yarrow:
// ahb_lite_fir_filter
module ahb_lite_fir_filter(
    input clk,
          n_rst,
    input logic hsel,
    input logic [3:0] haddr,
    input logic hsize,
    input logic [1:0] htrans,
    input logic hwrite,
    input logic [15:0] hwdata,
    output logic [15:0] hrdata,
    output logic hresp
);
clock: 3.89 ns
lec_check: 0
abc_area: 1
cap_margin: 20
cell_pad_in_sites_global_placement: 0
core_aspect_ratio: 0.9
core_margin: 2
core_utilization: 72
cts_cluster_size: 29
gpl_routability_driven: 1
gpl_timing_driven: 1
hold_slack_margin: 0.3
max_routing_layer: met5
place_density_lb_addon: 0.21
setup_slack_margin: -0.3
slew_margin: 35
run.sh (not shown) runs the stock make flow with config.mk's settings and CLKGATE_MAP_FILE=.
The flow ended early for yarrow: it failed with a tool error in global routing (5_1_grt).
Modified inputs, raven compared to yarrow
# yarrow
export LEC_CHECK = 0
export ABC_AREA = 1
export CAP_MARGIN = 20
export CELL_PAD_IN_SITES_GLOBAL_PLACEMENT = 0
export CORE_ASPECT_RATIO = 0.9
export CORE_MARGIN = 2
export CORE_UTILIZATION = 72
export CTS_CLUSTER_SIZE = 29
export GPL_ROUTABILITY_DRIVEN = 1
export GPL_TIMING_DRIVEN = 1
export HOLD_SLACK_MARGIN = 0.3
export MAX_ROUTING_LAYER = met5
export PLACE_DENSITY_LB_ADDON = 0.21
export SETUP_SLACK_MARGIN = -0.3
export SLEW_MARGIN = 35
create_clock -name core_clock -period 3.89 [get_ports {clk}]
# raven
export LEC_CHECK = 0
export CAP_MARGIN = 20
export CORE_MARGIN = 2
export CORE_UTILIZATION = 40
export SLEW_MARGIN = 20
create_clock -name core_clock -period 10.0 [get_ports {clk}]
- No stage failed in raven, and the final checks on the layout all came back clean.
- Relative to yarrow, the yosys synthesis chip area measured on raven has decreased slightly.
- Re area of the mapped netlist: yarrow and raven aren't equal, and the lower value belongs to raven.
- When the final numbers for yarrow and raven were put side by side, the synthesized area per cell turned out to be smaller in yarrow.
- Diff yarrow -> raven: fraction of the yosys area taken by sequential cells went up by 0.43 points, number of placed cells counting well taps went down by 18%.
What xenon does differently from raven at the input level:
# raven
export LEC_CHECK = 0
export CAP_MARGIN = 20
export CORE_MARGIN = 2
export CORE_UTILIZATION = 40
export SLEW_MARGIN = 20
create_clock -name core_clock -period 10.0 [get_ports {clk}]
# xenon
export LEC_CHECK = 0
export ABC_AREA = 1
export CAP_MARGIN = 20
export CORE_MARGIN = 2
export CORE_UTILIZATION = 72
export CTS_CLUSTER_DIAMETER = 151
export CTS_CLUSTER_SIZE = 95
export SETUP_SLACK_MARGIN = 1.18
export SLEW_MARGIN = 20
export TNS_END_PERCENT = 5
create_clock -name core_clock -period 5.56 [get_ports {clk}]
Results
Both conditions hold for raven: the flow ran to the end and the final layout passed the timing, design-rule and antenna checks.
For xenon, the flow was terminated by a tool error in global routing (5_1_grt) and produced no final design.
Looking only at overall chip area, and setting everything else aside, the higher value of raven and xenon goes to raven.
Compared to raven, xenon has starting utilization of the core area 32 points higher.
Side by side, synthesized cell count turned out higher in xenon than in raven.
Between raven and xenon, the flow reports chip area estimate from yosys synthesis increasing slightly.
Edits applied to the flow inputs when going from xenon to nickel:
# xenon
export LEC_CHECK = 0
export ABC_AREA = 1
export CAP_MARGIN = 20
export CORE_MARGIN = 2
export CORE_UTILIZATION = 72
export CTS_CLUSTER_DIAMETER = 151
export CTS_CLUSTER_SIZE = 95
export SETUP_SLACK_MARGIN = 1.18
export SLEW_MARGIN = 20
export TNS_END_PERCENT = 5
create_clock -name core_clock -period 5.56 [get_ports {clk}]
# nickel
export LEC_CHECK = 0
export ABC_AREA = 1
export CAP_MARGIN = 20
export CORE_MARGIN = 2
export CORE_UTILIZATION = 71
export CTS_CLUSTER_DIAMETER = 243
export CTS_CLUSTER_SIZE = 15
export MAX_ROUTING_LAYER = met4
export PLACE_DENSITY_LB_ADDON = 0.01
export SLEW_MARGIN = 20
create_clock -name core_clock -period 7.84 [get_ports {clk}]
Findings:
The remaining runs in xenon and nickel completed every stage, whereas xenon halted early.
Although nickel finished all stages, its layout failed final checks on setup timing.
Die size: nickel exceeds xenon
The final reports for nickel and xenon show post-cts gate resize count lower in the former.
Worst-case setup slack after placement, nickel and xenon: smaller value in xenon
Any difference in row count between nickel and xenon is small enough to ignore.
Compared with xenon, in nickel horizontal die size saw an increase, mux cell area share after synthesis saw little to no change, sequential area share after synthesis saw little to no change, number of buffers inserted during clock tree synthesis saw an increase.
Between nickel and xenon, it is nickel whose pre-placement core utilization is lower, by 0.47 points.
Count of input and output buffers came out exactly the same in nickel and xenon.


Setup of build 42:
Starting RTL as in the previous note.
==> flow/design.v (excerpt) <==
module ahb_lite_fir_filter(
    input clk,
          n_rst,
    input logic hsel,
    input logic [3:0] haddr,
    input logic hsize,
    input logic [1:0] htrans,
    input logic hwrite,
    input logic [15:0] hwdata,
    output logic [15:0] hrdata,
    output logic hresp
);
make LEC_CHECK=0 CAP_MARGIN=20 CORE_MARGIN=2 CORE_UTILIZATION=72 CTS_CLUSTER_DIAMETER=356 CTS_CLUSTER_SIZE=97 PLACE_DENSITY=0.38 SETUP_SLACK_MARGIN=1.07 SLEW_MARGIN=20 finish   # period 4.86 ns
Build 42 never completed, since it errored out during global routing.
--- input diff build 42..build 46 ---
- CORE_UTILIZATION now 58, was 72
- PLACE_DENSITY no longer set, was 0.38
- SETUP_SLACK_MARGIN no longer set, was 1.07
- CTS_CLUSTER_SIZE no longer set, was 97
- CTS_CLUSTER_DIAMETER no longer set, was 356
==> comparison <==
- Per the comparison of build 46 with build 42, synthesized chip area reported by yosys held steady, mux share of post-synthesis cell area held steady.
- In build 46 the implementation completed, yet the final layout does not meet the checks, the culprit being negative setup slack.
- Sort build 46 and build 42 by y dimension of the die, ascending, and build 42 comes first.
- Build 46: cell row count is about 12% higher than what build 42 reported.
- Compared with build 42, in build 46 post-synthesis share of cell area spent on xor and xnor gates neither gained nor lost much; final HPWL from detailed placement picked up an extra about 4%; post-detailed-placement cell area picked up an extra about 1.2%; post-synth net total neither gained nor lost much.
- When build 46 is set beside build 42, its global placement routability congestion turns out to be about 7% smaller.
- Going from build 42 to build 46, the die size was found to have gone up by 0.011 mm2.
- Looking at number of setup buffers added after CTS, build 46 sits 26% lower than build 42 does.
--- input diff build 46..build 56 ---
- setting CTS_CLUSTER_DIAMETER to 391 for the first time
- setting CTS_CLUSTER_SIZE to 98 for the first time
- changing CORE_UTILIZATION from 58 to 72
[summary]
Build 56 did not finish; a tool error ended it in global routing.
Yosys synthesis chip area across build 56 and build 46: no real change.
The final reports for build 56 and build 46 show die boundary width lower in the former.
Taking build 46 over build 56, the final weighted congestion in routability-driven placement ratio works out to 0.925.
Minimum setup slack after placement ended up 140 ps lower on build 56 than on build 46.
Summary of build 56 over build 46: count of buffers added by post-CTS timing repair for setup moved down, die area now sits lower, adder-cell share of the synthesized area did not really move, HPWL reported at the end of detailed placement flat.
For build 31, these inputs were changed with respect to build 56:
- changing CORE_UTILIZATION from 72 to 40
- removing CTS_CLUSTER_DIAMETER (formerly 391)
- removing CTS_CLUSTER_SIZE (formerly 98)
- changing the clock period (ns, I/O delays scaled along) from 4.86 to 12.0
==> comparison <==
- Both conditions hold for build 31: the flow ran to the end and the final layout passed the timing, design-rule and antenna checks.
- Worst setup timing slack at the placement stage: build 31 better than build 56
- On post-CTS setup-driven buffer insertion count, the lower figure sits with build 31, not build 56.
- In build 31 relative to build 56, HPWL after detailed placement had gone down by more than 10%.
- In the flow results for build 31 and build 56, the starting density of the core is smaller on build 31.
- Per the comparison of build 31 with build 56, mux contribution to synthesized area barely changed; die size climbed 0.036 mm2; post-synthesis chip area from yosys barely changed.
- Build 31 vs build 56 — area of the core region climbed by more than half


Setup of job 6067:
Starting RTL as in the previous note.
Settings: LEC_CHECK=0, CAP_MARGIN=30, CELL_PAD_IN_SITES_GLOBAL_PLACEMENT=2, CORE_ASPECT_RATIO=0.55, CORE_MARGIN=2, CORE_UTILIZATION=19, CTS_CLUSTER_DIAMETER=260, GPL_ROUTABILITY_DRIVEN=0, HOLD_SLACK_MARGIN=0.26, MAX_ROUTING_LAYER=met4, PLACE_DENSITY_LB_ADDON=0.26, SLEW_MARGIN=5; clock period 9.0 ns.
Job 6067 went all the way through synthesis, placement and routing and the layout is clean on timing, DRC and antenna.
Inputs modified between job 6067 and job 6116:
- changing CAP_MARGIN from 30 to 20
- removing HOLD_SLACK_MARGIN (formerly 0.26)
- removing CELL_PAD_IN_SITES_GLOBAL_PLACEMENT (formerly 2)
- changing CORE_UTILIZATION from 19 to 40
- changing SLEW_MARGIN from 5 to 20
- removing MAX_ROUTING_LAYER (formerly met4)
- removing CORE_ASPECT_RATIO (formerly 0.55)
- changing CTS_CLUSTER_DIAMETER from 260 to 148
The power in job 6116 was lower than what job 6067 gave.
From job 6116 to job 6067, final hold violation count did not move at all.
Against job 6067, number of nets in the final layout in job 6116 fell by a few percent.
Taking job 6067 as the reference, in job 6116 wire length saw a decrease; worst relative slew slack saw an increase; delay of the slowest critical-path stage saw an increase; clock network fraction of total power saw a decrease.
Job 6116 vs job 6067, worst hold slack went down by 6.4 ps.
Job 6116 ended up with a higher shortest clock period the worst path allows after layout than job 6067 did.
Comparing job 6067 and job 6116, the higher count of plain and timing-repair buffers is on job 6067.
Input changes introduced in job 9652 (baseline for comparison: job 6116):
- PLACE_DENSITY_LB_ADDON removed (was 0.26)
- GPL_ROUTABILITY_DRIVEN removed (was 0)
- CTS_CLUSTER_DIAMETER removed (was 148)
- CORE_UTILIZATION changed from 40 to 64
- the clock period (ns, I/O delays scaled along) changed from 9.0 to 7.84
[summary]
Job 6116 finished every stage and its layout cleared the timing, design-rule and antenna checks. In job 9652 the implementation ran to completion but is not tape-out ready, as the final checks report setup timing. Summary of job 9652 over job 6116: global routing usage on met3 higher, part of the power in the clock network decreased 3.5 points. Comparing job 6116 against job 9652, there is no change at all in boundary pin count. Re number of distinct library cells after synthesis: no difference whatsoever between job 6116 and job 9652.
Input changes introduced in job 4712 (baseline for comparison: job 9652):
- changing CORE_UTILIZATION from 64 to 72
- changing the clock period (ns, I/O delays scaled along) from 7.84 to 10.0
Both conditions hold for job 4712: the flow ran to the end and the final layout passed the timing, design-rule and antenna checks. Across both runs, setup slack after layout was higher for job 4712 than for job 9652. Core occupancy in the finished layout was higher in job 9652 than in job 4712. Re synthesis area per yosys: no difference whatsoever between job 4712 and job 9652. Of job 9652 and job 4712, the higher final critical path time including I/O delays and setup belongs to job 4712. Total number of vias (job 9652 / job 4712): 1.07. Summary — critical path depth, job 4712 relative to job 9652: lower, by 17%. For job 9652, the highest-delay cell along the critical path was sky130_fd_sc_hd__fa_2, unlike job 4712, where it was sky130_fd_sc_hd__dfrtp_1. Diff job 9652 and job 4712: number of standard cells in the layout, taps in and fillers out lower in job 4712. Final-layout non-clock buffer area share delta for job 4712 relative to job 9652: 9.5 points lower.
Changes in job 3426 relative to job 4712:
- an added PLACE_DENSITY_LB_ADDON of 0.21
- an added GPL_TIMING_DRIVEN of 1
- a change of SLEW_MARGIN from 20 to 35
- an added CELL_PAD_IN_SITES_GLOBAL_PLACEMENT of 0
- an added CTS_CLUSTER_SIZE of 29
- an added MAX_ROUTING_LAYER of met5
- an added GPL_ROUTABILITY_DRIVEN of 1
- a change of the clock period (ns, I/O delays scaled along) from 10.0 to 4.76
Job 3426 terminated abnormally: 5_1_grt reported GRT-0116. Job 3426 -> job 4712: depth of the CTS H-tree delta 0, exact match. Diff job 4712 -> job 3426: sequential share of the synthesized area ~0 delta, number of placed instances with taps included shows an increase of about 11%, xor and xnor area share after synthesis was more or less identical. [job 3426] final RePlAce weighted congestion rose about 2.7% relative to job 4712. Clock buffer count from CTS on job 3426 is up relative to job 4712. For the worst-case setup slack after placement, job 3426 came in 4300 ps lower than job 4712 did. Of job 4712 and job 3426, the higher number of post-CTS setup repair buffers belongs to job 3426. The number of standard cells after synthesis was comparable across job 4712 and job 3426.
> inputs changed (job 3426 -> job 3587)
- a deleted GPL_TIMING_DRIVEN that had been 1
- an added SETUP_SLACK_MARGIN of 2.36
- a deleted CTS_CLUSTER_SIZE that had been 29
- a deleted GPL_ROUTABILITY_DRIVEN that had been 1
- a deleted PLACE_DENSITY_LB_ADDON that had been 0.21
- a change of SLEW_MARGIN from 35 to 20
- a deleted CELL_PAD_IN_SITES_GLOBAL_PLACEMENT that had been 0
- a deleted MAX_ROUTING_LAYER that had been met5
- a change of CORE_UTILIZATION from 72 to 67
- a change of the clock period (ns, I/O delays scaled along) from 4.76 to 8.88
Notes after the runs:
Comparing job 3587 and job 3426, the higher die width was measured on job 3587.
Reported for job 3587 and job 3426, count of buffers inserted at the top-level ports turned out identical to the last digit.
Job 3587 ended with every stage complete and zero timing, DRC or antenna violations.
Compared with job 3426, in job 3587 CTS buffer count lower, placed cell count has decreased, die size shows an increase of about 7%, die outline height +3.6%, number of sinks driven by the clock tree held steady.
Power is estimated from default activity; no workload was simulated.
